==> flow/design.v <==
`timescale 1ns / 1ps
module SCALER_CLOCK_v2(
		input clk33_i,
		input rst_i,
		output khz_clk_o
    );
	localparam [15:0] MATCH = 33333;
	reg [15:0] counter;
	reg khz_clk;
	always @(posedge clk33_i) begin
		if (rst_i) begin
			counter <= {16{1'b0}};
			khz_clk <= 1'b0;
		end else begin
			if (khz_clk) counter <= {16{1'b0}};
			else counter <= counter + 1;
			khz_clk <= (counter == MATCH);
		end
	end
	assign khz_clk_o = khz_clk;
endmodule
`timescale 1ns / 1ps
module ANITA3_scaler(
		clk_i,
		rst_i,
		pps_i,
		count_i,
		scaler_o
    );
	parameter WIDTH = 8;
	parameter PRESCALE = 0;
	input clk_i;
	input rst_i;
	input pps_i;
	input count_i;
	output [WIDTH-1:0] scaler_o;
	reg [WIDTH+PRESCALE-1:0] counter;
	wire [WIDTH+PRESCALE:0] counter_plus_one = counter + 1;
	reg [WIDTH-1:0] scaler;
	always @(posedge clk_i) begin
		if (rst_i) begin
			counter <= {WIDTH+PRESCALE{1'b0}};
			scaler <= {WIDTH{1'b0}};
		end else begin
			if (pps_i) counter <= {WIDTH+PRESCALE{1'b0}};
			else if (count_i && !counter_plus_one[WIDTH+PRESCALE]) counter <= counter_plus_one;
			if (pps_i) scaler <= counter[PRESCALE +: WIDTH];
		end
	end
	assign scaler_o = scaler;
endmodule
`timescale 1ns / 1ps
module SCALER_TOPv2(
		input clk33_i,
		input rst_i,
		input [16:0] scal_i,
		input [4:0] scal_addr_i,
		input scal_rd_i,
		output [15:0] scal_dat_o,
		output [15:0] refpulse_cnt_o
    );
	wire update_scalers;
	SCALER_CLOCK_v2 u_clk(.clk33_i(clk33_i),
								 .rst_i(rst_i),
								 .khz_clk_o(update_scalers));
	wire [15:0] scaler_data_out[31:0];
	reg [1:0] ref_pulse_reg;
	reg [15:0] ref_pulse_counter;
	reg [15:0] ref_pulse_count;
	reg [15:0] gated_scaler;
	wire [15:0] ref_pulse_in = {16{scal_i[0]}};
	always @(posedge clk33_i) begin
		if (rst_i) begin
			gated_scaler <= {16{1'b0}};
			ref_pulse_reg <= {2{1'b0}};
			ref_pulse_counter <= {16{1'b0}};
			ref_pulse_count <= {16{1'b0}};
		end else begin
			gated_scaler <= ref_pulse_in & scal_i[16:1];
			ref_pulse_reg <= {ref_pulse_reg[0],scal_i[0]};
			if (update_scalers) ref_pulse_counter <= {16{1'b0}};
			else if (ref_pulse_reg[0] && !ref_pulse_reg[1]) ref_pulse_counter <= ref_pulse_counter + 1;
			if (update_scalers) ref_pulse_count <= ref_pulse_counter;
		end
	end
	generate
		genvar trig, ant;
		for (trig=0;trig<4;trig=trig+1) begin : L1
			ANITA3_scaler #(.WIDTH(16),.PRESCALE(0)) u_l1_scaler(.clk_i(clk33_i),
																				  .rst_i(rst_i),
																				  .pps_i(update_scalers),
																				  .count_i(scal_i[1+trig]),
																				  .scaler_o(scaler_data_out[12+trig]));
			ANITA3_scaler #(.WIDTH(16),.PRESCALE(0)) u_l1_mon_scaler(.clk_i(clk33_i),
																				  .rst_i(rst_i),
																				  .pps_i(update_scalers),
																				  .count_i(gated_scaler[trig]),
																				  .scaler_o(scaler_data_out[28+trig]));
		end
		for (ant=0;ant<12;ant=ant+1) begin : ANT
			ANITA3_scaler #(.WIDTH(16),.PRESCALE(0)) u_ant_scaler(.clk_i(clk33_i),
																					.rst_i(rst_i),
																					.pps_i(update_scalers),
																					.count_i(scal_i[5+ant]),
																					.scaler_o(scaler_data_out[ant]));
			ANITA3_scaler #(.WIDTH(16),.PRESCALE(0)) u_ant_mon_scaler(.clk_i(clk33_i),
																					.rst_i(rst_i),
																					.pps_i(update_scalers),
																					.count_i(gated_scaler[4+ant]),
																					.scaler_o(scaler_data_out[16+ant]));
		end
	endgenerate
	reg scaler_bank;
	reg [31:0] scaler_ram[63:0];
	reg [31:0] scaler_out;
	reg reading;
	reg updating;
	reg was_updating;
	reg maybe_reading_too_slow;
	reg [4:0] scaler_addr_count;
	wire [5:0] scaler_addr_count_plus_one = scaler_addr_count + 1;
	always @(posedge clk33_i) begin
		if (updating && !rst_i)
			scaler_ram[{scaler_bank,scaler_addr_count}] <= {ref_pulse_count,scaler_data_out[scaler_addr_count]};
		scaler_out <= scaler_ram[{!scaler_bank,scal_addr_i}];
	end
	always @(posedge clk33_i) begin	
		if (rst_i) begin
			scaler_bank <= 1'b0;
			reading <= 1'b0;
			updating <= 1'b0;
			was_updating <= 1'b0;
			maybe_reading_too_slow <= 1'b0;
			scaler_addr_count <= {5{1'b0}};
		end else begin
		if (update_scalers) updating <= 1;
		else if (scaler_addr_count_plus_one[5]) updating <= 0;
		if (updating) scaler_addr_count <= scaler_addr_count_plus_one;
		if ((scal_addr_i == {5{1'b0}}) && scal_rd_i)
			reading <= 1;
		else if ((scal_addr_i == {5{1'b1}}) && scal_rd_i) 
			reading <= 0;
		else if (update_scalers && maybe_reading_too_slow)
			reading <= 0;
		if (!reading) maybe_reading_too_slow <= 0;
		else if (update_scalers && reading) maybe_reading_too_slow <= 1;
		was_updating <= updating;
		if (!updating && was_updating && !reading) scaler_bank <= ~scaler_bank;		
		end
	end
	assign scal_dat_o = scaler_out[15:0];
	assign refpulse_cnt_o = scaler_out[31:16];
endmodule
==> flow/constraint.sdc <==
create_clock -name core_clock -period 3.03 [get_ports {clk33_i}]
set_input_delay 0.6060 -clock core_clock [delete_from_list [all_inputs] [get_ports {clk33_i}]]
set_output_delay 0.6060 -clock core_clock [all_outputs]
set_load 0.01 [all_outputs]
==> flow/run.sh <==
#!/bin/bash
# the make line also repeats each setting of config.mk as NAME=value (left out here)
make -C /OpenROAD-flow-scripts/flow DESIGN_CONFIG=/design/flow/config.mk WORK_HOME=/design/flow/orfs CLKGATE_MAP_FILE= finish
==> flow/config.mk <==
export PLATFORM = sky130hd
export DESIGN_NAME = SCALER_TOPv2
export DESIGN_NICKNAME = SCALER_TOPv2
export VERILOG_FILES = /design/flow/design.v
export SDC_FILE = /design/flow/constraint.sdc
export NUM_CORES = 4
export LEC_CHECK = 0
export ABC_AREA = 1
export CAP_MARGIN = 40
export CORE_MARGIN = 2
export CORE_UTILIZATION = 72
export CTS_CLUSTER_DIAMETER = 393
export CTS_CLUSTER_SIZE = 15
export PLACE_DENSITY_LB_ADDON = 0.08
export SETUP_SLACK_MARGIN = 0.74
export SLEW_MARGIN = 20
==> flow_summary.toml, run 1 <==
# synthesis and place-and-route metrics
[outcome]
status = "timing/DRC/antenna clean"

[clock_network]
cts.sinks = 3181
htree_levels = 4
cts_buffers = 230
clockBufferDepth = 3
cts_tree = "built"
cts_hold_buf = 0
clkTransAtPathRegs_ps = 70
ctsRootBufferMaster = "clkbuf_16"
clk_latency_ps = 930

[power]
powerDensity_nw_per_um2 = 523
p_switching_w = 0.0178
p_clk_share_pct = 36.6
p_leak_nw = 53.8
p_clk_w = 0.0287
seqPwrFrac_pct = 58.4
swShare_pct = 22.7
power_leader = "sequential cells"
p_int_w = 0.0607
vdd_drop_max_v = 0.000605
p_seq_w = 0.0458
powerComb_w = 0.00395
combPwrFrac_pct = 5.0

[logic_synthesis]
ys_area_um2 = 133000
synth_cells = 13946
ys_sh_xor_pct = 1.55
mux_area_share_pct = 0
ys_types = 46
syn_avg_cell_area_um2 = 9.54
ys_sh_simple_pct = 23.1
synthesis.area_um2 = 133000
syn_nets = 14012
synth_stat.cells = 13946
async_reset_ff_share_pct = 0
topCombFamilyByArea = "simple AND/OR/NAND/NOR gates"
yosysSeqAreaShare_pct = 63.3
ys.flops = 3181
adder_share_pct = 0.385
top_area_share_pct = 46.2
top_cell = "nand2_1"
yosys_warnings = 3
synth_top_flop_cell = "edfxtp_1"
yosysTopAreaCell = "edfxtp_1"
topCellsByArea = "edfxtp_1, dfxtp_1, nand2_1"
synthTopCellsByCount = "nand2_1, nand3_1, edfxtp_1"
enable_flop_cells = 2048
aoi_share_pct = 6.19

[flow_run]
cap_violations = 0
warning_count = 63

[min_path]
hp-class = "in -> reg"
hp-start = "scal_addr_i[0]"
holdPathStages = 8
min_to = "scaler_out[14]$_DFF_P_"

[grt]
grt_pass1_wl_um = 623000
antenna_found_initial = 27
grt_max_degree = 156
grt_pass1_vias = 104340
grt_remaining_overflow = 0
grt_usage_pct = 44.2

[setup_path]
cp_common_cell = "buf_6"
reg2reg_depth = 16
critPathMaxFanout = 8
path_cells = "inv_4 -> buf_6 -> ha_4 -> inv_4 -> nor2_4 -> nand2_4 -> buf_6 -> clkinvlp_4 -> buf_6 -> buf_6 -> a22oi_2 -> nand3_2 -> nor2_4 -> nand3_4 -> buf_12 -> clkbuf_16"
r2r_setup_slack_ps = 340
r2r-start = "scaler_addr_count[1]$_SDFFE_PP0P_"
cp-start-kind = "register"
crit_path_end = "scaler_ram[11][8]$_DFFE_PP_"
cp.arrival_ps = 3320
r2r-end = "scaler_ram[11][8]$_DFFE_PP_"
crit_required_ps = 3670
critPathSlowestCell = "dfxtp_4"
startpoint = "scaler_addr_count[1]$_SDFFE_PP0P_"
crit_path_end_kind = "register"
critical_path_depth = 16
crit_buf_inv = 9
critPathTopFamily = "buffers and inverters"
crit_type = "reg -> reg"
slowest_delay_ps = 390

[sta]
slew_viol_final = 0
worst_slew_pin_slew_ps = 948
slew_headroom_pct = 36.8
setup_ws_ps = 343
skew_ps = 55.2
period_used_pct = 88.7
timing.fmax_mhz = 372
rsz0062_at_grt = "true"
final_hold_viol_count = 0
setup_viol = 0
finalCriticalPeriod_ps = 2690

[floorplanning]
fp-utilization_pct = 72.5
num_rows = 157
core_um2 = 183000
die_area_um2 = 188000
dieWidth_um = 434
dieHeight_um = 434
io_pins = 57

[placed_design]
hpwlAfterDp_um = 259000
dpl_worst_slack_ps = -408
gp_congestion = 1.06
port_buffers = 56

[drt]
final_antenna_net_count = 0
routedWlPerCell_um = 26.5
routed_wl_um = 442000
drtIter0Drc = 19442
vias = 111064
vias_per_cell = 6.65
drc = 0
drt_first_pass_iters = 9

[layout]
finalNetCount = 14167
utilization_pct = 81.8
area_growth_pct = 12.8
## metrics by stage
step                std cells  setup TNS (ps)  total power, W  area [µm²]  hold WS [ps]
floorplan               13946         -147250          0.0489      133000           403
global placement        16173          -33150          0.0503      140000           429
detailed placement      16178          -45480          0.0504      140000           429
CTS                     16587               0          0.0778      148000           362
global route            16679               0          0.0798      150000           437
finish                  16700               0          0.0785      150000           441
## cell type report
type	instances	area, µm²
timing repair buffer	653	9110
clock inverter	9	144
sequential	3181	84200
antenna	26	65.1
tap	2464	3080
multi-input combinational	8972	43200
fill	10380	33400
inverter	1063	4080
clock buffer	332	6180
## timing repair
item	4_1_cts	5_1_grt
pin swaps	41	46
setup buffers	50	25
hold endpoints to repair	0	0
gates resized	208	200
cloned	18	55
endpoints found under the setup margin	1079	1308
## layer usage
| metal | part of all wire [%] | GRT usage (%) | vias up |
|---|---|---|---|
| met3 | 14 | 11.4 | 2133 |
| met2 | 44 | 67.7 | 9586 |
| met5 | 0.078 | 0 | - |
| met1 | 32 | 54.7 | 51625 |
| li1 | - | - | 47696 |
| met4 | 9.3 | 32.2 | 24 |
==> run 2, diff against run 1 <==
Settings changed: ABC_AREA 1 to not set, CAP_MARGIN 40 to 5, CELL_PAD_IN_SITES_DETAIL_PLACEMENT set to 0, CELL_PAD_IN_SITES_GLOBAL_PLACEMENT set to 3, CORE_ASPECT_RATIO set to 1.52, CORE_UTILIZATION 72 to 57, CTS_CLUSTER_DIAMETER 393 to not set, CTS_CLUSTER_SIZE 15 to 52, GPL_TIMING_DRIVEN set to 1, MAX_ROUTING_LAYER set to met4, MIN_ROUTING_LAYER set to met1, PLACE_DENSITY_LB_ADDON 0.08 to not set, SETUP_SLACK_MARGIN 0.74 to 1.08, TNS_END_PERCENT set to 90.
Clock period 3.03 ns to 3.81 ns, I/O delays scaled along.
==> flow_summary.toml, run 2 <==
# synthesis and place-and-route metrics
[setup_path]
cp-start-kind = "register"
startpoint = "scaler_addr_count[1]$_SDFFE_PP0P_"
r2r-end = "scaler_ram[46][2]$_DFFE_PP_"
crit_buf_inv = 3
critPathMaxFanout = 8
r2r_setup_slack_ps = 600
critPathTopFamily = "AND-OR/OR-AND gates"
critPathSlowestCell = "a222oi_1"
path_cells = "ha_4 -> and3_4 -> ha_4 -> a222oi_1 -> o211ai_1 -> a311oi_2 -> buf_4 -> a41oi_4 -> buf_12 -> buf_16"
cp_common_cell = "ha_4"
r2r-start = "scaler_addr_count[1]$_SDFFE_PP0P_"
crit_required_ps = 4420
slowest_delay_ps = 650
reg2reg_depth = 10
crit_path_end = "scaler_ram[46][2]$_DFFE_PP_"
cp.arrival_ps = 3820
critical_path_depth = 10
crit_type = "reg -> reg"
crit_path_end_kind = "register"

[power]
seqPwrFrac_pct = 52.1
p_int_w = 0.0551
combPwrFrac_pct = 3.5
power_w = 0.0699
power_leader = "sequential cells"
p_seq_w = 0.0365
p_switching_w = 0.0149
powerComb_w = 0.00244
p_leak_nw = 50.0
swShare_pct = 21.3
p_clk_share_pct = 44.4
powerDensity_nw_per_um2 = 461
vdd_drop_max_v = 0.000375
p_clk_w = 0.0310

[logic_synthesis]
mux_area_share_pct = 16.1
synth_stat.cells = 8774
syn_nets = 8840
ys_sh_xor_pct = 2.25
top_area_share_pct = 47.8
ys_types = 81
ys_sh_simple_pct = 8.60
ys.flops = 3181
synth_cells = 8774
synth_top_flop_cell = "edfxtp_1"
topCellsByArea = "edfxtp_1, dfxtp_1, mux4_2"
yosysSeqAreaShare_pct = 65.4
adder_share_pct = 0.399
synthesis.area_um2 = 129000
yosysTopAreaCell = "edfxtp_1"
synthTopCellsByCount = "edfxtp_1, dfxtp_1, nor2_1"
async_reset_ff_share_pct = 0
top_cell = "edfxtp_1"
ys_area_um2 = 129000
topCombFamilyByArea = "multiplexers"
syn_avg_cell_area_um2 = 14.7
yosys_warnings = 3
enable_flop_cells = 2048
aoi_share_pct = 5.21

[grt]
grt_pass1_vias = 80370
grt_usage_pct = 39.1
grt_remaining_overflow = 0
grt_max_degree = 168
antenna_found_initial = 21
grt_pass1_wl_um = 611000

[drt]
vias = 83732
drc = 0
final_antenna_net_count = 0
routed_wl_um = 454000
routedWlPerCell_um = 36.4
drt_first_pass_iters = 8
drtIter0Drc = 10120
vias_per_cell = 6.71

[floorplanning]
core_um2 = 225000
die_area_um2 = 230000
dieWidth_um = 389
dieHeight_um = 590
io_pins = 57
fp-utilization_pct = 57.2
num_rows = 215

[sta]
setup_viol = 0
period_used_pct = 84.2
slew_headroom_pct = 19.2
timing.fmax_mhz = 312
slew_viol_final = 0
finalCriticalPeriod_ps = 3210
worst_slew_pin_slew_ps = 1210
setup-tns-final_ps = 0
rsz0062_at_grt = "true"
final_hold_viol_count = 0
skew_ps = 74.2

[min_path]
min_to = "L1[2].u_l1_scaler.scaler[1]$_SDFFE_PP0P_"
hp-class = "in -> reg"
hp-start = "rst_i"
holdPathStages = 2

[placed_design]
port_buffers = 56
hpwlAfterDp_um = 266000
gp_congestion = 1.04

[layout]
area_growth_pct = 17.9
fillCellCount = 15272
logic_area_um2 = 43700
utilization_pct = 67.4
finalNetCount = 9366
regArea_um2 = 84200

[clock_network]
cts_hold_buf = 0
clkTransAtPathRegs_ps = 70
clockBufferDepth = 4
cts.sinks = 3181
htree_levels = 5
clk_latency_ps = 890
ctsRootBufferMaster = "clkbuf_16"
cts_buffers = 296
cts_tree = "built"

[outcome]
status = "timing/DRC/antenna clean"

[flow_run]
cap_violations = 0
warning_count = 48
## run 2: stage by stage
step	std cells	hold WS (ps)	setup slack [ps]	cell area [µm²]
6_report	12482	271	601	152000
3_5_place_dp	11663	458	-145	136000
2_1_floorplan	8774	430	232	129000
5_1_grt	12478	262	625	152000
4_1_cts	12372	227	670	150000
3_3_place_gp	11663	439	-106	136000
## run 2: area by class of cell
type,instances,area share [%]
Inverter,79,0.200
Timing Repair Buffer,724,6.52
Antenna cell,19,0.0313
Tap cell,2929,2.41
Multi-Input combinational cell,5018,28.8
Sequential cell,3181,55.5
Clock inverter,150,1.19
Clock buffer,382,5.37
## run 2: routing by layer
metal | up-vias | GRT usage [%] | wire [µm]
li1 | 34978 | - | -
met3 | 1560 | 6.22 | 37500
met4 | 0 | 33.1 | 51500
met2 | 5355 | 64.3 | 225000
met1 | 41839 | 41.3 | 141000
met5 | - | - | 0
## run 2: timing repair
action | CTS | global route
endpoints found under the setup margin | 2515 | 1129
buffers inserted | 121 | 49
gates cloned | 56 | 42
gates resized | 265 | 109
pin swaps | 45 | 43
==> run 3, diff against run 2 <==
Settings changed: CAP_MARGIN 5 to 20, CELL_PAD_IN_SITES_DETAIL_PLACEMENT 0 to not set, CELL_PAD_IN_SITES_GLOBAL_PLACEMENT 3 to not set, CORE_ASPECT_RATIO 1.52 to not set, CORE_UTILIZATION 57 to 70, CTS_CLUSTER_DIAMETER set to 28, CTS_CLUSTER_SIZE 52 to 34, GPL_TIMING_DRIVEN 1 to not set, MAX_ROUTING_LAYER met4 to not set, MIN_ROUTING_LAYER met1 to not set, SETUP_SLACK_MARGIN 1.08 to 0.9, TNS_END_PERCENT 90 to not set.
Clock period 3.81 ns to 3.4 ns, I/O delays scaled along.
==> flow_summary.toml, run 3 <==
# yosys + openroad results
[logic_synthesis]
yosys_warnings = 3
topCellsByArea = "edfxtp_1, dfxtp_1, mux4_2"
top_cell = "edfxtp_1"
synth_stat.cells = 8774
async_reset_ff_share_pct = 0
synth_cells = 8774
ys_sh_xor_pct = 2.25
ys_sh_simple_pct = 8.60
adder_share_pct = 0.399
enable_flop_cells = 2048
topCombFamilyByArea = "multiplexers"
syn_avg_cell_area_um2 = 14.7
ys.flops = 3181
top_area_share_pct = 47.8
ys_types = 81
synthesis.area_um2 = 129000
aoi_share_pct = 5.21
yosysSeqAreaShare_pct = 65.4
mux_area_share_pct = 16.1
yosysTopAreaCell = "edfxtp_1"
synth_top_flop_cell = "edfxtp_1"
syn_nets = 8840
synthTopCellsByCount = "edfxtp_1, dfxtp_1, nor2_1"
ys_area_um2 = 129000

[placed_design]
postPlaceCellArea_um2 = 136000
hpwlAfterDp_um = 252000
port_buffers = 56
gp_congestion = 1.09

[outcome]
tool.error = "[ERROR GRT-0232] Routing congestion too high. Check the congestion heatmap in the GUI."
haltStage = "global routing (5_1_grt)"
status = "aborted with a tool error"

[floorplanning]
dieHeight_um = 433
core_um2 = 183000
num_rows = 157
dieWidth_um = 433
die_area_um2 = 187000
io_pins = 57
fp-utilization_pct = 70.4

[grt]
grt_remaining_overflow = 9
grt_usage_pct = 72.6

[clock_network]
htree_levels = 6
cts_hold_buf = 0
clockBufferDepth = 4
cts.sinks = 3181
cts_buffers = 580
ctsRootBufferMaster = "clkbuf_16"
==> run 3: layer usage <==
metal  GRT overflow  global-route usage [%]
met5              0                    26.2
met4              7                    74.5
met3              1                    55.9
met2              1                    89.0
met1              0                    72.6
==> run 3: timing repair <==
action / in CTS
buffers inserted: 18
pin swaps: 17
endpoints found under the hold margin: 0
endpoints found under the setup margin: 2719
gates cloned: 13
resized: 69
==> run 3: metrics by stage <==
| stage | setup slack (ps) | setup TNS [ps] | hold WS [ps] | std cells | util [%] |
|---|---|---|---|---|---|
| after floorplan | -178 | -63450 | 430 | 8774 | - |
| after global placement | 40.4 | 0 | 453 | 11239 | 74.2 |
| after detailed placement | -27.6 | -1180 | 477 | 11239 | 74.2 |
| after CTS | 392 | 0 | 233 | 12317 | 85.5 |
==> run 4, diff against run 3 <==
Settings changed: CAP_MARGIN 20 to 5, CELL_PAD_IN_SITES_DETAIL_PLACEMENT set to 0, CELL_PAD_IN_SITES_GLOBAL_PLACEMENT set to 0, CORE_ASPECT_RATIO set to 1.52, CORE_MARGIN 2 to 5, CTS_CLUSTER_DIAMETER 28 to not set, CTS_CLUSTER_SIZE 34 to 52, GPL_TIMING_DRIVEN set to 1, MAX_ROUTING_LAYER set to met4, MIN_ROUTING_LAYER set to met1, SETUP_SLACK_MARGIN 0.9 to 0.85, TNS_END_PERCENT set to 90.
Clock period 3.4 ns to 2.97 ns, I/O delays scaled along.
==> flow_summary.toml, run 4 <==
# yosys + openroad results
[outcome]
status = "aborted with a tool error"
haltStage = "global routing (5_1_grt)"

[clock_network]
ctsRootBufferMaster = "clkbuf_16"
htree_levels = 5
clockBufferDepth = 4
cts.sinks = 3181
cts_buffers = 286

[logic_synthesis]
ys_types = 81
syn_avg_cell_area_um2 = 14.7
ys_sh_xor_pct = 2.25
topCombFamilyByArea = "multiplexers"
ys.flops = 3181
yosysTopAreaCell = "edfxtp_1"
yosys_warnings = 3
ys_area_um2 = 129000
topCellsByArea = "edfxtp_1, dfxtp_1, mux4_2"
synthTopCellsByCount = "edfxtp_1, dfxtp_1, nor2_1"
yosysSeqAreaShare_pct = 65.4
synth_stat.cells = 8774
mux_area_share_pct = 16.1
syn_nets = 8840
ys_sh_simple_pct = 8.60
aoi_share_pct = 5.21
top_area_share_pct = 47.8
synth_top_flop_cell = "edfxtp_1"
synthesis.area_um2 = 129000
enable_flop_cells = 2048
adder_share_pct = 0.399
top_cell = "edfxtp_1"
async_reset_ff_share_pct = 0
synth_cells = 8774

[floorplanning]
num_rows = 194
fp-utilization_pct = 70.2
dieHeight_um = 539
core_um2 = 183000
die_area_um2 = 193000
io_pins = 57
dieWidth_um = 358

[placed_design]
dpl_worst_slack_ps = -281
postPlaceCellArea_um2 = 137000
hpwlAfterDp_um = 283000
gp_congestion = 1.07
port_buffers = 56
[run 4: what timing repair did]
action / 4_1_cts
endpoints found under the setup margin: 3146
pin swaps: 20
buffers inserted: 35
hold buffers: 0
gates resized: 69
gates cloned: 16
[run 4: per-stage QoR]
| step | util, % | cells | setup TNS [ps] |
|---|---|---|---|
| after global placement | 75.0 | 11381 | -72470 |
| after CTS | 80.6 | 11936 | 0 |
| after detailed placement | 75.0 | 11382 | -75670 |
| after floorplan | - | 8774 | -810080 |
==> run 5, diff against run 4 <==
Settings changed: CAP_MARGIN 5 to 20, CELL_PAD_IN_SITES_DETAIL_PLACEMENT 0 to not set, CELL_PAD_IN_SITES_GLOBAL_PLACEMENT 0 to not set, CORE_ASPECT_RATIO 1.52 to not set, CORE_MARGIN 5 to 2, CORE_UTILIZATION 70 to 45, CTS_CLUSTER_SIZE 52 to not set, GPL_TIMING_DRIVEN 1 to not set, MAX_ROUTING_LAYER met4 to not set, MIN_ROUTING_LAYER met1 to not set, PLACE_DENSITY set to 0.6, SETUP_SLACK_MARGIN 0.85 to not set, TNS_END_PERCENT 90 to not set.
Clock period 2.97 ns to 5.9 ns, I/O delays scaled along.
==> flow_summary.toml, run 5 <==
# synthesis and place-and-route metrics
[clock_network]
cts_setup_buffers = 0
cts_tree = "built"
cts_buffers = 335
cts.sinks = 3181
clkTransAtPathRegs_ps = 60
htree_levels = 5
cts_resized = 0
clockBufferDepth = 4
clk_latency_ps = 980
cts_hold_buf = 0
ctsRootBufferMaster = "clkbuf_16"

[floorplanning]
fp-utilization_pct = 45.2
dieHeight_um = 539
core_um2 = 285000
num_rows = 196
io_pins = 57
die_area_um2 = 290000
dieWidth_um = 539

[drt]
dr_wl_met2_um = 186000
vias_per_cell = 6.12
topRoutingLayerUsed = "met5"
drt_first_pass_iters = 11
routedWlPerCell_um = 30.4
drtIter0Drc = 9585
routed_wl_um = 394000
drc = 0
wl_met3_um = 29800
final_antenna_net_count = 0
vias = 79364
wl_met1_um = 153000

[flow_run]
warning_count = 50
cap_violations = 0

[logic_synthesis]
yosys_warnings = 3
ys_sh_xor_pct = 2.25
ys_sh_simple_pct = 8.60
mux_area_share_pct = 16.1
enable_flop_cells = 2048
syn_nets = 8840
topCombFamilyByArea = "multiplexers"
yosysTopAreaCell = "edfxtp_1"
yosysSeqAreaShare_pct = 65.4
synthTopCellsByCount = "edfxtp_1, dfxtp_1, nor2_1"
ys_types = 81
ys_area_um2 = 129000
async_reset_ff_share_pct = 0
synthesis.area_um2 = 129000
adder_share_pct = 0.399
aoi_share_pct = 5.21
top_area_share_pct = 47.8
topCellsByArea = "edfxtp_1, dfxtp_1, mux4_2"
syn_avg_cell_area_um2 = 14.7
top_cell = "edfxtp_1"
ys.flops = 3181
synth_cells = 8774
synth_top_flop_cell = "edfxtp_1"
synth_stat.cells = 8774

[power]
p_seq_w = 0.0236
seqPwrFrac_pct = 51.1
p_clk_w = 0.0211
p_leak_nw = 47.2
p_clk_share_pct = 45.8
combPwrFrac_pct = 3.2
p_switching_w = 0.00989
vdd_drop_max_v = 0.000243
p_int_w = 0.0363
power_leader = "sequential cells"
swShare_pct = 21.4
power_w = 0.0462
powerDensity_nw_per_um2 = 316
powerComb_w = 0.00146

[sta]
slew_viol_final = 0
worst_slew_pin_slew_ps = 1190
finalCriticalPeriod_ps = 5020
setup-tns-final_ps = 0
timing.fmax_mhz = 199
slew_headroom_pct = 19.8
final_hold_viol_count = 0
skew_ps = 110
rsz0062_at_grt = "false"
setup_viol = 0
holdWs_ps = 471
period_used_pct = 85.1

[placed_design]
hpwlAfterDp_um = 249000
postPlaceCellArea_um2 = 135000
port_buffers = 56
gp_congestion = 1.05

[grt]
grt_max_degree = 162
grt_remaining_overflow = 0
antenna_found_initial = 12
grt_pass1_vias = 75960
grt_usage_pct = 26.5
grt_pass1_wl_um = 558000

[setup_path]
cp-start-kind = "register"
reg2reg_depth = 8
critPathMaxFanout = 64
r2r-end = "scaler_ram[15][13]$_DFFE_PP_"
path_cells = "inv_2 -> ha_1 -> nor4_1 -> nand2_1 -> or3_1 -> buf_4 -> a41oi_4 -> buf_4"
crit_buf_inv = 3
r2r-start = "scaler_addr_count[4]$_SDFFE_PP0P_"
crit_path_end = "scaler_ram[15][13]$_DFFE_PP_"
startpoint = "scaler_addr_count[4]$_SDFFE_PP0P_"
critical_path_depth = 8
crit_path_end_kind = "register"
crit_required_ps = 6470
slowest_delay_ps = 740
cp.arrival_ps = 5590
crit_type = "reg -> reg"
critPathTopFamily = "simple AND/OR/NAND/NOR gates"
critPathSlowestCell = "or3_1"
r2r_setup_slack_ps = 880
cp_common_cell = "buf_4"

[min_path]
min_to = "ref_pulse_reg[1]$_SDFF_PP0_"
hp-start = "ref_pulse_reg[0]$_SDFF_PP0_"
hp-class = "reg -> reg"
holdPathStages = 1

[layout]
final_area_um2 = 146000
finalNetCount = 8999
area_growth_pct = 13.5

[outcome]
status = "timing/DRC/antenna clean"
[run 5: metrics by stage]
stage | setup slack [ps] | util [%] | instances
finish | 882 | 51.3 | 12972
global route | 990 | 51.3 | 12971
CTS | 1230 | 51.3 | 12970
detailed placement | 1270 | 47.4 | 12358
global placement | 1130 | 47.4 | 12355
floorplan | 534 | - | 8774
[run 5: routing by layer]
layer,vias up,global-route usage (%)
met5,-,0
met2,3570,42.5
met1,40621,34.2
li1,34295,-
met4,4,14.7
met3,874,4.56
[run 5: cell type report]
type,instances,area [µm²]
fillers,23540,139000
flip-flops and latches,3181,84200
multi-input cells,5018,42700
clock buffers,454,9290
well taps,3762,4710
repair buffers,318,3070
clock inverters,158,1740
inverters,79,297
diodes,2,5.00
==> run 6, diff against run 5 <==
Settings changed: CORE_UTILIZATION 45 to 68, CTS_CLUSTER_SIZE set to 37, MAX_ROUTING_LAYER set to met4, PLACE_DENSITY 0.6 to not set, SETUP_SLACK_MARGIN set to -0.65.
Clock period 5.9 ns to 6.8 ns, I/O delays scaled along.
==> flow_summary.toml, run 6 <==
# synthesis and place-and-route metrics
[logic_synthesis]
async_reset_ff_share_pct = 0
syn_nets = 8840
ys_sh_simple_pct = 8.60
ys_types = 81
synthTopCellsByCount = "edfxtp_1, dfxtp_1, nor2_1"
synth_top_flop_cell = "edfxtp_1"
yosysSeqAreaShare_pct = 65.4
yosysTopAreaCell = "edfxtp_1"
top_cell = "edfxtp_1"
top_area_share_pct = 47.8
ys_sh_xor_pct = 2.25
yosys_warnings = 3
topCombFamilyByArea = "multiplexers"
mux_area_share_pct = 16.1
ys_area_um2 = 129000
ys.flops = 3181
aoi_share_pct = 5.21
topCellsByArea = "edfxtp_1, dfxtp_1, mux4_2"
synthesis.area_um2 = 129000
syn_avg_cell_area_um2 = 14.7
synth_cells = 8774
adder_share_pct = 0.399
synth_stat.cells = 8774
enable_flop_cells = 2048

[sta]
finalCriticalPeriod_ps = 4840
timing.fmax_mhz = 207
final_hold_viol_count = 0
setup_viol = 0
slew_headroom_pct = 9.90
setup-tns-final_ps = 0
skew_ps = 79.8
worst_slew_pin_slew_ps = 1350
rsz0062_at_grt = "false"
period_used_pct = 71.2
slew_viol_final = 0

[power]
p_switching_w = 0.00838
p_int_w = 0.0314
powerComb_w = 0.00122
seqPwrFrac_pct = 51.4
swShare_pct = 21.1
p_clk_share_pct = 45.5
combPwrFrac_pct = 3.1
p_seq_w = 0.0204
powerDensity_nw_per_um2 = 277
vdd_drop_max_v = 0.000394
p_leak_nw = 46.6
p_clk_w = 0.0181
power_leader = "sequential cells"

[layout]
utilization_pct = 76.2
fillCellCount = 10624
area_growth_pct = 11.3
finalNetCount = 8917

[clock_network]
ctsRootBufferMaster = "clkbuf_16"
clk_latency_ps = 980
clkTransAtPathRegs_ps = 60
cts_resized = 0
cts_hold_buf = 0
cts_setup_buffers = 0
cts_buffers = 326
cts_tree = "built"
htree_levels = 5
cts.sinks = 3181
clockBufferDepth = 4

[setup_path]
r2r-start = "scaler_addr_count[0]$_SDFFE_PP0P_"
cp-start-kind = "register"
cp.arrival_ps = 5530
path_cells = "ha_2 -> and3_1 -> ha_1 -> nor4_1 -> nand2_1 -> or3_1 -> buf_4 -> a41oi_4 -> buf_4"
r2r_setup_slack_ps = 1960
crit_type = "reg -> reg"
critPathTopFamily = "simple AND/OR/NAND/NOR gates"
critical_path_depth = 9
critPathSlowestCell = "a41oi_4"
slowest_delay_ps = 680
crit_required_ps = 7490
crit_path_end_kind = "register"
cp_common_cell = "buf_4"
reg2reg_depth = 9
critPathMaxFanout = 46
crit_buf_inv = 2
r2r-end = "scaler_ram[6][5]$_DFFE_PP_"
crit_path_end = "scaler_ram[6][5]$_DFFE_PP_"
startpoint = "scaler_addr_count[0]$_SDFFE_PP0P_"

[min_path]
hp-start = "ref_pulse_reg[0]$_SDFF_PP0_"
min_to = "ref_pulse_reg[1]$_SDFF_PP0_"
hp-class = "reg -> reg"
holdPathStages = 1

[drt]
drc = 0
vias_per_cell = 7.11
drt_first_pass_iters = 7
routed_wl_um = 398000
routedWlPerCell_um = 34.3
final_antenna_net_count = 0
drtIter0Drc = 12031
vias = 82552

[placed_design]
gp_congestion = 1.09
hpwlAfterDp_um = 233000
port_buffers = 56

[floorplanning]
fp-utilization_pct = 68.4
io_pins = 57
num_rows = 159
core_um2 = 188000
dieWidth_um = 439
die_area_um2 = 193000
dieHeight_um = 439

[grt]
busiest_layer = "met2"
grt_max_degree = 205
grt_remaining_overflow = 0
grtUsageMet2_pct = 66.1
antenna_found_initial = 20
gr-usage-met3_pct = 8.32
use_met1_pct = 50.5
grt_usage_pct = 42.5
grt_pass1_wl_um = 570000
grt_pass1_vias = 79901

[outcome]
status = "timing/DRC/antenna clean"

[flow_run]
warning_count = 59
cap_violations = 0
## run 6: routing by layer
layer  vias up  share of wire, %
li1      34085                 -
met1     40960                33
met2      6061                48
met3      1446               9.9
met4         0               8.4
met5         -                 0
## run 6: cell type report
cell class / instances / area (µm²) / share of cell area, %
clock inverters: 127 / 1380 / 0.964
repair buffers: 245 / 2360 / 1.65
multi-input cells: 5018 / 42700 / 29.8
well taps: 2495 / 3120 / 2.18
diodes: 17 / 42.5 / 0.0297
flip-flops and latches: 3181 / 84200 / 58.8
clock buffers: 441 / 9140 / 6.38
inverters: 79 / 297 / 0.207
## run 6: metrics by stage
| step | hold WS (ps) | total power [W] | instance area [µm²] | instances | setup WS [ps] |
|---|---|---|---|---|---|
| finish | 485 | 0.0397 | 143000 | 11603 | 1960 |
| detailed placement | 462 | 0.0220 | 133000 | 11015 | 2120 |
| global route | 498 | 0.0405 | 143000 | 11599 | 1900 |
| CTS | 489 | 0.0397 | 143000 | 11583 | 2180 |
| floorplan | 430 | 0.0217 | 129000 | 8774 | 1430 |
| global placement | 446 | 0.0220 | 133000 | 11012 | 2190 |
==> run 7, diff against run 6 <==
Settings changed: CORE_UTILIZATION 68 to 59, CTS_CLUSTER_DIAMETER set to 332, CTS_CLUSTER_SIZE 37 to not set, MAX_ROUTING_LAYER met4 to not set, PLACE_DENSITY set to 0.38, SETUP_SLACK_MARGIN -0.65 to not set.
Clock period 6.8 ns to 5.9 ns, I/O delays scaled along.
==> flow_summary.toml, run 7 <==
# synthesis and place-and-route metrics
[power]
p_seq_w = 0.0236
powerDensity_nw_per_um2 = 317
power_leader = "sequential cells"
p_leak_nw = 47.0
p_clk_w = 0.0207
powerComb_w = 0.00145
p_clk_share_pct = 45.3
vdd_drop_max_v = 0.000321
combPwrFrac_pct = 3.2
p_switching_w = 0.00948
swShare_pct = 20.7
seqPwrFrac_pct = 51.5
p_int_w = 0.0363

[floorplanning]
num_rows = 171
core_um2 = 217000
dieWidth_um = 471
dieHeight_um = 471
fp-utilization_pct = 59.3
die_area_um2 = 222000
io_pins = 57

[setup_path]
cp_common_cell = "buf_4"
critPathTopFamily = "simple AND/OR/NAND/NOR gates"
crit_path_end_kind = "register"
crit_buf_inv = 4
r2r-end = "scaler_ram[48][10]$_DFFE_PP_"
slowest_delay_ps = 720
critical_path_depth = 10
cp-start-kind = "register"
cp.arrival_ps = 5320
r2r_setup_slack_ps = 1210
crit_type = "reg -> reg"
reg2reg_depth = 10
path_cells = "inv_1 -> ha_2 -> buf_4 -> and4b_1 -> nor4_1 -> nand2_1 -> or3_1 -> buf_4 -> a31oi_4 -> buf_4"
crit_path_end = "scaler_ram[48][10]$_DFFE_PP_"
crit_required_ps = 6520
startpoint = "scaler_addr_count[0]$_SDFFE_PP0P_"
r2r-start = "scaler_addr_count[0]$_SDFFE_PP0P_"
critPathMaxFanout = 64
critPathSlowestCell = "buf_4"

[drt]
drc = 0
vias = 79300
drt_first_pass_iters = 9
final_antenna_net_count = 0
vias_per_cell = 6.58
routedWlPerCell_um = 31.9
drtIter0Drc = 10222
routed_wl_um = 384000

[min_path]
holdPathStages = 1
min_to = "ref_pulse_reg[1]$_SDFF_PP0_"
hp-start = "ref_pulse_reg[0]$_SDFF_PP0_"
hp-class = "reg -> reg"

[sta]
skew_ps = 73.7
rsz0062_at_grt = "false"
timing.fmax_mhz = 213
setup_ws_ps = 1210
setup_viol = 0
setup-tns-final_ps = 0
period_used_pct = 79.6
finalCriticalPeriod_ps = 4690
slew_viol_final = 0
final_hold_viol_count = 0
slew_headroom_pct = 16.0
worst_slew_pin_slew_ps = 1250

[layout]
fillCellCount = 15394
regArea_um2 = 84200
logic_area_um2 = 42700
utilization_pct = 66.6
finalNetCount = 8997
area_growth_pct = 12.3

[logic_synthesis]
enable_flop_cells = 2048
yosysTopAreaCell = "edfxtp_1"
ys_sh_simple_pct = 8.60
ys_area_um2 = 129000
synth_cells = 8774
async_reset_ff_share_pct = 0
top_area_share_pct = 47.8
aoi_share_pct = 5.21
synth_top_flop_cell = "edfxtp_1"
top_cell = "edfxtp_1"
synth_stat.cells = 8774
topCombFamilyByArea = "multiplexers"
ys_types = 81
yosysSeqAreaShare_pct = 65.4
topCellsByArea = "edfxtp_1, dfxtp_1, mux4_2"
synthTopCellsByCount = "edfxtp_1, dfxtp_1, nor2_1"
syn_avg_cell_area_um2 = 14.7
syn_nets = 8840
synthesis.area_um2 = 129000
mux_area_share_pct = 16.1
adder_share_pct = 0.399
yosys_warnings = 3
ys_sh_xor_pct = 2.25
ys.flops = 3181

[grt]
grt_remaining_overflow = 0
grt_usage_pct = 34.3
grt_max_degree = 182
antenna_found_initial = 22
grt_pass1_vias = 74865
grt_pass1_wl_um = 547000

[clock_network]
clkTransAtPathRegs_ps = 60
ctsRootBufferMaster = "clkbuf_16"
cts_hold_buf = 0
htree_levels = 5
clk_latency_ps = 960
cts_setup_buffers = 0
cts.sinks = 3181
clockBufferDepth = 4
cts_tree = "built"
cts_resized = 0
cts_buffers = 339

[placed_design]
dpl_worst_slack_ps = 1230
hpwlAfterDp_um = 248000
gp_congestion = 1.09
port_buffers = 56

[flow_run]
cap_violations = 0
warning_count = 53

[outcome]
status = "timing/DRC/antenna clean"
[run 7: per-layer routing]
metal	share of wire (%)	global-route usage, %	vias up
met4	6.8	19.7	8
met2	47	54.1	3812
met3	7.9	5.98	926
met1	38	45.1	40284
met5	0.011	0	-
li1	-	-	34270
[run 7: layout make-up]
| cell class | instances | area share [%] |
|---|---|---|
| sequential | 3181 | 58.3 |
| multi-input combinational | 5018 | 29.6 |
| clock buffer | 461 | 6.60 |
| tap | 2854 | 2.47 |
| timing repair buffer | 312 | 1.97 |
| clock inverter | 135 | 0.847 |
| inverter | 79 | 0.205 |
| antenna | 10 | 0.0173 |
[run 7: through the flow]
stage | std cells | power (W) | hold WS, ps | area [µm²]
final | 12050 | 0.0458 | 467 | 144000
after global routing | 12041 | 0.0469 | 484 | 144000
after CTS | 12040 | 0.0460 | 466 | 144000
after detailed placement | 11444 | 0.0255 | 458 | 134000
after global placement | 11440 | 0.0255 | 448 | 134000
after floorplan | 8774 | 0.0250 | 430 | 129000
==> run 8, diff against run 7 <==
Settings changed: CAP_MARGIN 20 to 5, CELL_PAD_IN_SITES_DETAIL_PLACEMENT set to 0, CELL_PAD_IN_SITES_GLOBAL_PLACEMENT set to 0, CORE_ASPECT_RATIO set to 1.52, CORE_MARGIN 2 to 5, CORE_UTILIZATION 59 to 70, CTS_CLUSTER_DIAMETER 332 to not set, CTS_CLUSTER_SIZE set to 52, GPL_TIMING_DRIVEN set to 1, MAX_ROUTING_LAYER set to met4, MIN_ROUTING_LAYER set to met1, PLACE_DENSITY 0.38 to not set, PLACE_DENSITY_LB_ADDON set to 0.17, SETUP_SLACK_MARGIN set to 0.94, TNS_END_PERCENT set to 90.
Clock period 5.9 ns to 3.81 ns, I/O delays scaled along.
==> flow_summary.toml, run 8 <==
# yosys + openroad results
[outcome]
status = "aborted with a tool error"
haltStage = "global routing (5_1_grt)"

[clock_network]
cts_buffers = 286
ctsRootBufferMaster = "clkbuf_16"
htree_levels = 5
clockBufferDepth = 4
cts_hold_buf = 0
cts.sinks = 3181

[logic_synthesis]
ys_sh_xor_pct = 2.25
yosysTopAreaCell = "edfxtp_1"
synthesis.area_um2 = 129000
adder_share_pct = 0.399
ys_area_um2 = 129000
enable_flop_cells = 2048
aoi_share_pct = 5.21
topCellsByArea = "edfxtp_1, dfxtp_1, mux4_2"
ys_types = 81
syn_nets = 8840
synth_top_flop_cell = "edfxtp_1"
synth_stat.cells = 8774
synth_cells = 8774
top_cell = "edfxtp_1"
syn_avg_cell_area_um2 = 14.7
ys.flops = 3181
async_reset_ff_share_pct = 0
synthTopCellsByCount = "edfxtp_1, dfxtp_1, nor2_1"
yosysSeqAreaShare_pct = 65.4
ys_sh_simple_pct = 8.60
top_area_share_pct = 47.8
topCombFamilyByArea = "multiplexers"
mux_area_share_pct = 16.1
yosys_warnings = 3

[floorplanning]
dieHeight_um = 539
num_rows = 194
core_um2 = 183000
fp-utilization_pct = 70.2
dieWidth_um = 358
io_pins = 57
die_area_um2 = 193000

[placed_design]
dpl_worst_slack_ps = 100
port_buffers = 56
gp_congestion = 1.07
hpwlAfterDp_um = 274000
postPlaceCellArea_um2 = 136000
dp.cells = 11211
run 8: through the flow:
step           power, W  utilization [%]
2_1_floorplan    0.0386                -
3_3_place_gp     0.0394             73.9
3_5_place_dp     0.0395             73.9
4_1_cts          0.0689             80.5
run 8: repair_timing:
action,in CTS
setup endpoints to repair,1055
cloned,50
gates resized,164
buffers inserted,52
pin swaps,35
==> run 9, diff against run 8 <==
Settings changed: PLACE_DENSITY_LB_ADDON 0.17 to not set, SETUP_SLACK_MARGIN 0.94 to 0.38.
Clock period 3.81 ns to 3.15 ns, I/O delays scaled along.
==> flow_summary.toml, run 9 <==
# yosys + openroad results
[floorplanning]
io_pins = 57
die_area_um2 = 193000
dieHeight_um = 539
core_um2 = 183000
fp-utilization_pct = 70.2
dieWidth_um = 358
num_rows = 194

[logic_synthesis]
ys.flops = 3181
ys_sh_simple_pct = 8.60
adder_share_pct = 0.399
async_reset_ff_share_pct = 0
synth_cells = 8774
synth_top_flop_cell = "edfxtp_1"
ys_area_um2 = 129000
syn_avg_cell_area_um2 = 14.7
ys_types = 81
synthesis.area_um2 = 129000
top_area_share_pct = 47.8
topCellsByArea = "edfxtp_1, dfxtp_1, mux4_2"
synthTopCellsByCount = "edfxtp_1, dfxtp_1, nor2_1"
ys_sh_xor_pct = 2.25
synth_stat.cells = 8774
yosys_warnings = 3
yosysTopAreaCell = "edfxtp_1"
enable_flop_cells = 2048
topCombFamilyByArea = "multiplexers"
syn_nets = 8840
top_cell = "edfxtp_1"
yosysSeqAreaShare_pct = 65.4
mux_area_share_pct = 16.1
aoi_share_pct = 5.21

[clock_network]
cts_hold_buf = 0
ctsRootBufferMaster = "clkbuf_16"
cts.sinks = 3181
cts_buffers = 285
clockBufferDepth = 4
htree_levels = 5

[placed_design]
gp_congestion = 1.06
dpl_worst_slack_ps = -463
port_buffers = 56
hpwlAfterDp_um = 284000

[outcome]
status = "aborted with a tool error"
haltStage = "global routing (5_1_grt)"
==> run 9: per-stage QoR <==
step	instance area [µm²]	instances
after floorplan	129000	8774
after global placement	137000	11333
after detailed placement	137000	11333
after CTS	148000	11906
==> run 9: timing repair <==
| action | CTS |
|---|---|
| endpoints found under the setup margin | 1419 |
| hold endpoints to repair | 0 |
| pin swaps | 22 |
| cloned | 21 |
| setup buffers | 43 |
| gates resized | 100 |
==> run 10, diff against run 9 <==
Settings changed: CAP_MARGIN 5 to 20, CELL_PAD_IN_SITES_DETAIL_PLACEMENT 0 to not set, CELL_PAD_IN_SITES_GLOBAL_PLACEMENT 0 to not set, CORE_ASPECT_RATIO 1.52 to not set, CORE_MARGIN 5 to 2, CORE_UTILIZATION 70 to 64, CTS_CLUSTER_DIAMETER set to 231, CTS_CLUSTER_SIZE 52 to not set, GPL_ROUTABILITY_DRIVEN set to 1, GPL_TIMING_DRIVEN 1 to not set, MAX_ROUTING_LAYER met4 to not set, PLACE_DENSITY_LB_ADDON set to 0.14, SETUP_SLACK_MARGIN 0.38 to -0.43, TNS_END_PERCENT 90 to not set.
Clock period 3.15 ns to 5.67 ns, I/O delays scaled along.
==> flow_summary.toml, run 10 <==
# synthesis and place-and-route metrics
[grt]
grt_remaining_overflow = 0
grt_usage_pct = 36.9
grt_max_degree = 186
grt_pass1_wl_um = 546000
grt_pass1_vias = 77660
antenna_found_initial = 18

[setup_path]
critPathTopFamily = "AND-OR/OR-AND gates"
path_cells = "buf_12 -> nor2b_2 -> buf_4 -> a22oi_1 -> o21ai_0 -> a22oi_1 -> a41oi_4 -> buf_4"
critPathSlowestCell = "nor2b_2"
r2r_setup_slack_ps = 700
r2r-end = "scaler_ram[32][12]$_DFFE_PP_"
crit_required_ps = 6320
cp-start-kind = "register"
crit_buf_inv = 3
critical_path_depth = 8
slowest_delay_ps = 950
crit_path_end_kind = "register"
crit_type = "reg -> reg"
reg2reg_depth = 8
r2r-start = "scaler_addr_count[2]$_SDFFE_PP0P_"
critPathMaxFanout = 64
startpoint = "scaler_addr_count[2]$_SDFFE_PP0P_"
crit_path_end = "scaler_ram[32][12]$_DFFE_PP_"
cp.arrival_ps = 5610

[power]
p_leak_nw = 46.5
swShare_pct = 20.8
p_clk_w = 0.0205
vdd_drop_max_v = 0.000490
p_switching_w = 0.00966
seqPwrFrac_pct = 52.8
combPwrFrac_pct = 3.1
powerComb_w = 0.00144
p_clk_share_pct = 44.1
p_int_w = 0.0368
p_seq_w = 0.0245
powerDensity_nw_per_um2 = 324
power_leader = "sequential cells"

[layout]
final_area_um2 = 143000
area_growth_pct = 11.4
utilization_pct = 71.7
layoutNonFillerInstCount = 11790
finalNetCount = 8961
fillCellCount = 12621

[min_path]
holdPathStages = 1
hp-class = "reg -> reg"
min_to = "u_clk.counter[0]$_SDFF_PP0_"
hp-start = "u_clk.counter[0]$_SDFF_PP0_"

[floorplanning]
fp-utilization_pct = 64.4
num_rows = 164
dieWidth_um = 452
die_area_um2 = 205000
core_um2 = 200000
io_pins = 57
dieHeight_um = 452

[logic_synthesis]
synthTopCellsByCount = "edfxtp_1, dfxtp_1, nor2_1"
topCellsByArea = "edfxtp_1, dfxtp_1, mux4_2"
top_area_share_pct = 47.8
ys_sh_simple_pct = 8.60
async_reset_ff_share_pct = 0
yosys_warnings = 3
synth_top_flop_cell = "edfxtp_1"
topCombFamilyByArea = "multiplexers"
ys_area_um2 = 129000
yosysTopAreaCell = "edfxtp_1"
top_cell = "edfxtp_1"
synthesis.area_um2 = 129000
synth_stat.cells = 8774
syn_avg_cell_area_um2 = 14.7
enable_flop_cells = 2048
aoi_share_pct = 5.21
synth_cells = 8774
ys.flops = 3181
mux_area_share_pct = 16.1
yosysSeqAreaShare_pct = 65.4
adder_share_pct = 0.399
ys_sh_xor_pct = 2.25
ys_types = 81
syn_nets = 8840

[drt]
routedWlPerCell_um = 32.1
drt_first_pass_iters = 7
final_antenna_net_count = 0
drtIter0Drc = 9957
routed_wl_um = 378000
vias_per_cell = 6.78
vias = 79982
drc = 0

[flow_run]
cap_violations = 0
warning_count = 61

[clock_network]
cts.sinks = 3181
cts_setup_buffers = 0
htree_levels = 5
ctsRootBufferMaster = "clkbuf_16"
clk_latency_ps = 970
cts_hold_buf = 0
cts_buffers = 330
cts_tree = "built"
cts_resized = 0
clkTransAtPathRegs_ps = 60
clockBufferDepth = 4

[sta]
slew_viol_final = 0
holdWs_ps = 488
rsz0062_at_grt = "false"
worst_slew_pin_slew_ps = 1180
skew_ps = 73.5
slew_headroom_pct = 19.2
setup_viol = 0
final_hold_viol_count = 0
finalCriticalPeriod_ps = 4970
period_used_pct = 87.6
setup-tns-final_ps = 0
timing.fmax_mhz = 201

[placed_design]
dp.cells = 11217
postPlaceCellArea_um2 = 133000
hpwlAfterDp_um = 238000
gp_congestion = 1.09
port_buffers = 56

[outcome]
status = "timing/DRC/antenna clean"
run 10: metrics by stage:
stage / total power (W) / worst slack [ps]
floorplan: 0.0260 / 304
global placement: 0.0264 / 1310
detailed placement: 0.0264 / 1230
CTS: 0.0466 / 1220
global route: 0.0475 / 726
finish: 0.0464 / 704
run 10: cell type report:
type	instances	area, µm²	area share (%)
tap	2656	3320	2.32
multi-input combinational	5018	42700	29.8
antenna	9	22.5	0.0157
clock inverter	118	838	0.585
sequential	3181	84200	58.8
clock buffer	444	9170	6.40
timing repair buffer	285	2750	1.92
inverter	79	297	0.207
run 10: layer usage:
layer	global-route usage [%]	up-vias	share of wire (%)
li1	-	34158	-
met1	45.9	40321	36
met2	59.8	4433	49
met3	6.90	1052	8.1
met4	24.2	18	7.7
met5	0	-	0.030
==> run 11, diff against run 10 <==
Settings changed: CORE_UTILIZATION 64 to 70, CTS_CLUSTER_DIAMETER 231 to not set, GPL_ROUTABILITY_DRIVEN 1 to not set, MIN_ROUTING_LAYER met1 to not set, PLACE_DENSITY_LB_ADDON 0.14 to not set, SETUP_SLACK_MARGIN -0.43 to 0.9.
Clock period 5.67 ns to 3.05 ns, I/O delays scaled along.
==> flow_summary.toml, run 11 <==
# yosys + openroad results
[logic_synthesis]
ys_sh_simple_pct = 8.60
mux_area_share_pct = 16.1
ys_types = 81
adder_share_pct = 0.399
top_cell = "edfxtp_1"
ys.flops = 3181
ys_sh_xor_pct = 2.25
enable_flop_cells = 2048
synthTopCellsByCount = "edfxtp_1, dfxtp_1, nor2_1"
async_reset_ff_share_pct = 0
syn_nets = 8840
synth_stat.cells = 8774
yosys_warnings = 3
syn_avg_cell_area_um2 = 14.7
synth_cells = 8774
topCombFamilyByArea = "multiplexers"
synthesis.area_um2 = 129000
top_area_share_pct = 47.8
yosysSeqAreaShare_pct = 65.4
aoi_share_pct = 5.21
topCellsByArea = "edfxtp_1, dfxtp_1, mux4_2"
ys_area_um2 = 129000
synth_top_flop_cell = "edfxtp_1"
yosysTopAreaCell = "edfxtp_1"

[outcome]
status = "aborted with a tool error"
haltStage = "global routing (5_1_grt)"

[clock_network]
cts_hold_buf = 0
clockBufferDepth = 4
ctsRootBufferMaster = "clkbuf_16"
cts.sinks = 3181
cts_buffers = 322
htree_levels = 5

[floorplanning]
die_area_um2 = 187000
core_um2 = 183000
num_rows = 157
fp-utilization_pct = 70.4
io_pins = 57
dieHeight_um = 433
dieWidth_um = 433

[placed_design]
dp.cells = 11323
gp_congestion = 1.06
port_buffers = 56
hpwlAfterDp_um = 250000
==> run 11: stage by stage <==
stage                     worst slack (ps)  instance area [µm²]
after floorplan                       -528               129000
after global placement                -749               136000
after detailed placement              -886               136000
after CTS                             -198               147000
==> run 11: timing repair <==
| item | 4_1_cts |
|---|---|
| cloned | 6 |
| pin swaps | 14 |
| setup endpoints to repair | 3122 |
| gates resized | 37 |
| buffers inserted | 12 |
==> run 12, diff against run 11 <==
Settings changed: CTS_CLUSTER_SIZE set to 34, SETUP_SLACK_MARGIN 0.9 to -0.18.
Clock period 3.05 ns to 3.04 ns, I/O delays scaled along.
==> flow_summary.toml, run 12 <==
# synthesis and place-and-route metrics
[floorplanning]
core_um2 = 183000
fp-utilization_pct = 70.4
dieHeight_um = 433
die_area_um2 = 187000
io_pins = 57
dieWidth_um = 433
num_rows = 157

[logic_synthesis]
top_area_share_pct = 47.8
synthTopCellsByCount = "edfxtp_1, dfxtp_1, nor2_1"
synth_top_flop_cell = "edfxtp_1"
ys_sh_xor_pct = 2.25
yosys_warnings = 3
ys.flops = 3181
adder_share_pct = 0.399
ys_types = 81
synth_stat.cells = 8774
synthesis.area_um2 = 129000
ys_area_um2 = 129000
yosysSeqAreaShare_pct = 65.4
async_reset_ff_share_pct = 0
yosysTopAreaCell = "edfxtp_1"
mux_area_share_pct = 16.1
topCellsByArea = "edfxtp_1, dfxtp_1, mux4_2"
ys_sh_simple_pct = 8.60
syn_nets = 8840
aoi_share_pct = 5.21
synth_cells = 8774
topCombFamilyByArea = "multiplexers"
syn_avg_cell_area_um2 = 14.7
top_cell = "edfxtp_1"
enable_flop_cells = 2048

[placed_design]
hpwlAfterDp_um = 261000
postPlaceCellArea_um2 = 137000
gp_congestion = 1.06
port_buffers = 56

[sta]
holdWs_ps = 146
slew_viol_final = 0
slew_headroom_pct = 12.3
final_hold_viol_count = 0
skew_ps = 110
timing.fmax_mhz = 302
finalCriticalPeriod_ps = 3310
setup_ws_ps = -271
period_used_pct = 109
setup_viol = 829
worst_slew_pin_slew_ps = 1320

[clock_network]
cts_tree = "built"
clk_latency_ps = 1040
cts.sinks = 3181
htree_levels = 5
clockBufferDepth = 4
cts_hold_buf = 0
clkTransAtPathRegs_ps = 60
cts_buffers = 324
ctsRootBufferMaster = "clkbuf_16"

[setup_path]
critPathMaxFanout = 64
r2r_setup_slack_ps = -270
r2r-start = "scaler_addr_count[3]$_SDFFE_PP0P_"
crit_type = "reg -> reg"
crit_path_end_kind = "register"
reg2reg_depth = 10
r2r-end = "scaler_ram[52][11]$_DFFE_PP_"
cp-start-kind = "register"
crit_required_ps = 3750
critPathSlowestCell = "nor4_1"
startpoint = "scaler_addr_count[3]$_SDFFE_PP0P_"
crit_path_end = "scaler_ram[52][11]$_DFFE_PP_"
cp_common_cell = "buf_4"
critical_path_depth = 10
crit_buf_inv = 4
critPathTopFamily = "buffers and inverters"
path_cells = "buf_4 -> and3_4 -> ha_2 -> buf_4 -> a22oi_1 -> o221ai_1 -> nor4_1 -> buf_4 -> a41oi_4 -> buf_12"
cp.arrival_ps = 4020
slowest_delay_ps = 570

[power]
p_leak_nw = 48.4
p_switching_w = 0.0205
vdd_drop_max_v = 0.000761
seqPwrFrac_pct = 51.5
p_int_w = 0.0682
powerComb_w = 0.00331
powerDensity_nw_per_um2 = 605
p_seq_w = 0.0457
power_leader = "sequential cells"
swShare_pct = 23.1
combPwrFrac_pct = 3.7
p_clk_w = 0.0398
p_clk_share_pct = 44.8

[min_path]
min_to = "L1[0].u_l1_scaler.scaler[11]$_SDFFE_PP0P_"
hp-start = "rst_i"
hp-class = "in -> reg"
holdPathStages = 3

[grt]
grt_max_degree = 211
busiest_layer = "met2"
use_met1_pct = 57.0
grt_usage_pct = 48.9
grt_pass1_wl_um = 646000
antenna_found_initial = 32
grtUsageMet2_pct = 74.6
grt_pass1_vias = 87358
gr-usage-met3_pct = 13.9
grt_remaining_overflow = 0

[drt]
routedWlPerCell_um = 40.4
final_antenna_net_count = 0
routed_wl_um = 482000
drt_first_pass_iters = 13
vias = 92773
drc = 0
vias_per_cell = 7.77
drtIter0Drc = 17900

[layout]
fillCellCount = 8970
utilization_pct = 80.3
finalNetCount = 9289
final_area_um2 = 147000
area_growth_pct = 14.1

[flow_run]
warning_count = 48
cap_violations = 0

[outcome]
status = "complete, but fails checks"
so_faults = "setup timing"
run 12: through the flow:
step | total power, W | setup WS, ps | setup TNS, ps | instances
after floorplan | 0.0484 | -538 | -701110 | 8774
after global placement | 0.0494 | -245 | -60250 | 11359
after detailed placement | 0.0496 | -236 | -65940 | 11359
after CTS | 0.0877 | -177 | -46670 | 11922
after global routing | 0.0897 | -180 | -75760 | 11929
final | 0.0888 | -271 | -106370 | 11943
run 12: cell type report:
class	count	area, µm²	share of cell area [%]
flip-flops and latches	3181	84200	57.4
multi-input cells	5018	42700	29.1
clock buffers	447	9040	6.16
repair buffers	619	6610	4.50
well taps	2464	3080	2.10
clock inverters	116	786	0.535
inverters	79	297	0.202
diodes	19	47.5	0.0324
run 12: per-layer routing:
| metal | up-vias | wire length [µm] |
|---|---|---|
| li1 | 34825 | - |
| met1 | 43927 | 143000 |
| met2 | 10544 | 212000 |
| met3 | 3457 | 67000 |
| met4 | 20 | 60300 |
| met5 | - | 301 |
run 12: timing repair:
action,CTS,global route
pin swaps,0,1
setup buffers,0,1
gates cloned,0,0
endpoints found under the setup margin,63,183
resized,1,3
==> run 13, diff against run 12 <==
Settings changed: ABC_AREA set to 1, CAP_MARGIN 20 to 0, CELL_PAD_IN_SITES_GLOBAL_PLACEMENT set to 1, CORE_MARGIN 2 to 7, CORE_UTILIZATION 70 to 40, CTS_CLUSTER_DIAMETER set to 62, CTS_CLUSTER_SIZE 34 to 78, GPL_ROUTABILITY_DRIVEN set to 0, MAX_ROUTING_LAYER set to met5, PLACE_DENSITY_LB_ADDON set to 0.16, SETUP_SLACK_MARGIN -0.18 to not set, SLEW_MARGIN 20 to 5.
Clock period 3.04 ns to 10.0 ns, I/O delays scaled along.
==> flow_summary.toml, run 13 <==
# synthesis and place-and-route metrics
[placed_design]
hpwlAfterDp_um = 243000
dpl_worst_slack_ps = 3780
postPlaceCellArea_um2 = 138000
port_buffers = 56

[grt]
grt_remaining_overflow = 0
antenna_found_initial = 9
grt_usage_pct = 22.7
grt_pass1_vias = 93603
grt_pass1_wl_um = 611000
grt_max_degree = 204

[setup_path]
cp-start-kind = "primary input"
crit_buf_inv = 3
crit_required_ps = 10510
path_cells = "clkdlybuf4s50_1 -> inv_2 -> buf_4 -> nand2_1 -> nor2_4"
crit_path_end = "scaler_ram[15][23]$_DFFE_PP_"
crit_path_end_kind = "register"
r2r-end = "scaler_ram[35][13]$_DFFE_PP_"
critPathMaxFanout = 36
critPathTopFamily = "simple AND/OR/NAND/NOR gates"
startpoint = "rst_i"
r2r-start = "scaler_addr_count[0]$_SDFFE_PP0P_"
reg2reg_depth = 11
crit_type = "in -> reg"
slowest_delay_ps = 1210
r2r_setup_slack_ps = 5650
critPathSlowestCell = "nor2_4"
cp.arrival_ps = 5750
critical_path_depth = 5

[power]
power_leader = "sequential cells"
p_switching_w = 0.00625
combPwrFrac_pct = 4.0
seqPwrFrac_pct = 53.7
powerDensity_nw_per_um2 = 176
p_leak_nw = 51.5
p_int_w = 0.0196
p_clk_share_pct = 42.3
powerComb_w = 0.00103
vdd_drop_max_v = 0.000167
p_seq_w = 0.0139
p_clk_w = 0.0109
swShare_pct = 24.2

[clock_network]
clockBufferDepth = 4
htree_levels = 4
ctsRootBufferMaster = "clkbuf_16"
clk_latency_ps = 970
cts_hold_buf = 0
cts_buffers = 244
cts_tree = "built"
cts.sinks = 3181
cts_resized = 0
clkTransAtPathRegs_ps = 80
cts_setup_buffers = 0

[logic_synthesis]
enable_flop_cells = 2048
ys.flops = 3181
ys_area_um2 = 133000
synthesis.area_um2 = 133000
yosysTopAreaCell = "edfxtp_1"
aoi_share_pct = 6.19
synth_top_flop_cell = "edfxtp_1"
syn_nets = 14012
synth_stat.cells = 13946
yosys_warnings = 3
ys_sh_simple_pct = 23.1
syn_avg_cell_area_um2 = 9.54
synth_cells = 13946
yosysSeqAreaShare_pct = 63.3
top_area_share_pct = 46.2
top_cell = "nand2_1"
topCombFamilyByArea = "simple AND/OR/NAND/NOR gates"
topCellsByArea = "edfxtp_1, dfxtp_1, nand2_1"
synthTopCellsByCount = "nand2_1, nand3_1, edfxtp_1"
ys_sh_xor_pct = 1.55
adder_share_pct = 0.385
ys_types = 46
mux_area_share_pct = 0
async_reset_ff_share_pct = 0

[floorplanning]
io_pins = 57
fp-utilization_pct = 40.2
num_rows = 211
dieHeight_um = 591
dieWidth_um = 591
core_um2 = 331000
die_area_um2 = 349000

[sta]
setup_ws_ps = 4760
finalCriticalPeriod_ps = 5240
period_used_pct = 52.4
final_hold_viol_count = 0
skew_ps = 91.7
setup-tns-final_ps = 0
timing.fmax_mhz = 191
slew_viol_final = 0
rsz0062_at_grt = "false"
slew_headroom_pct = 15.2
setup_viol = 0
worst_slew_pin_slew_ps = 1270

[flow_run]
cap_violations = 0
warning_count = 82

[min_path]
holdPathStages = 2
hp-class = "reg -> reg"
hp-start = "ref_pulse_reg[0]$_SDFF_PP0_"
min_to = "ref_pulse_reg[1]$_SDFF_PP0_"

[drt]
drt_first_pass_iters = 6
vias_per_cell = 5.40
final_antenna_net_count = 0
routed_wl_um = 412000
drc = 0
routedWlPerCell_um = 22.6
vias = 98528
drtIter0Drc = 8954

[layout]
area_growth_pct = 10.3
final_area_um2 = 147000
finalNetCount = 13741

[outcome]
status = "timing/DRC/antenna clean"
## run 13: layout make-up
cell class / instances / area [µm²]
Sequential cell: 3181 / 84200
Clock inverter: 192 / 2500
Fill cell: 31402 / 184000
Clock buffer: 269 / 6450
Tap cell: 4366 / 5460
Inverter: 1063 / 4040
Antenna cell: 4 / 10.0
Multi-Input combinational cell: 8972 / 42200
Timing Repair Buffer: 213 / 1990
## run 13: per-stage QoR
| stage | std cells | util [%] | hold WS (ps) | total power, W |
|---|---|---|---|---|
| final | 18260 | 44.4 | 437 | 0.0258 |
| after global routing | 18258 | 44.4 | 455 | 0.0267 |
| after CTS | 18255 | 44.4 | 436 | 0.0261 |
| after floorplan | 13946 | - | 403 | 0.0148 |
| after global placement | 17790 | 41.7 | 417 | 0.0152 |
| after detailed placement | 17794 | 41.7 | 424 | 0.0152 |
## run 13: layer usage
metal / GRT usage, % / share of wire [%] / vias up / wire (µm)
met5: 0 / 0 / - / 0
met1: 31.0 / 44 / 48065 / 181000
met3: 2.38 / 5.4 / 567 / 22300
met4: 6.24 / 2.9 / 0 / 12100
met2: 38.6 / 48 / 2911 / 196000
li1: - / - / 46985 / -
Power figures rest on the tool's default switching activity, not on a simulated workload.
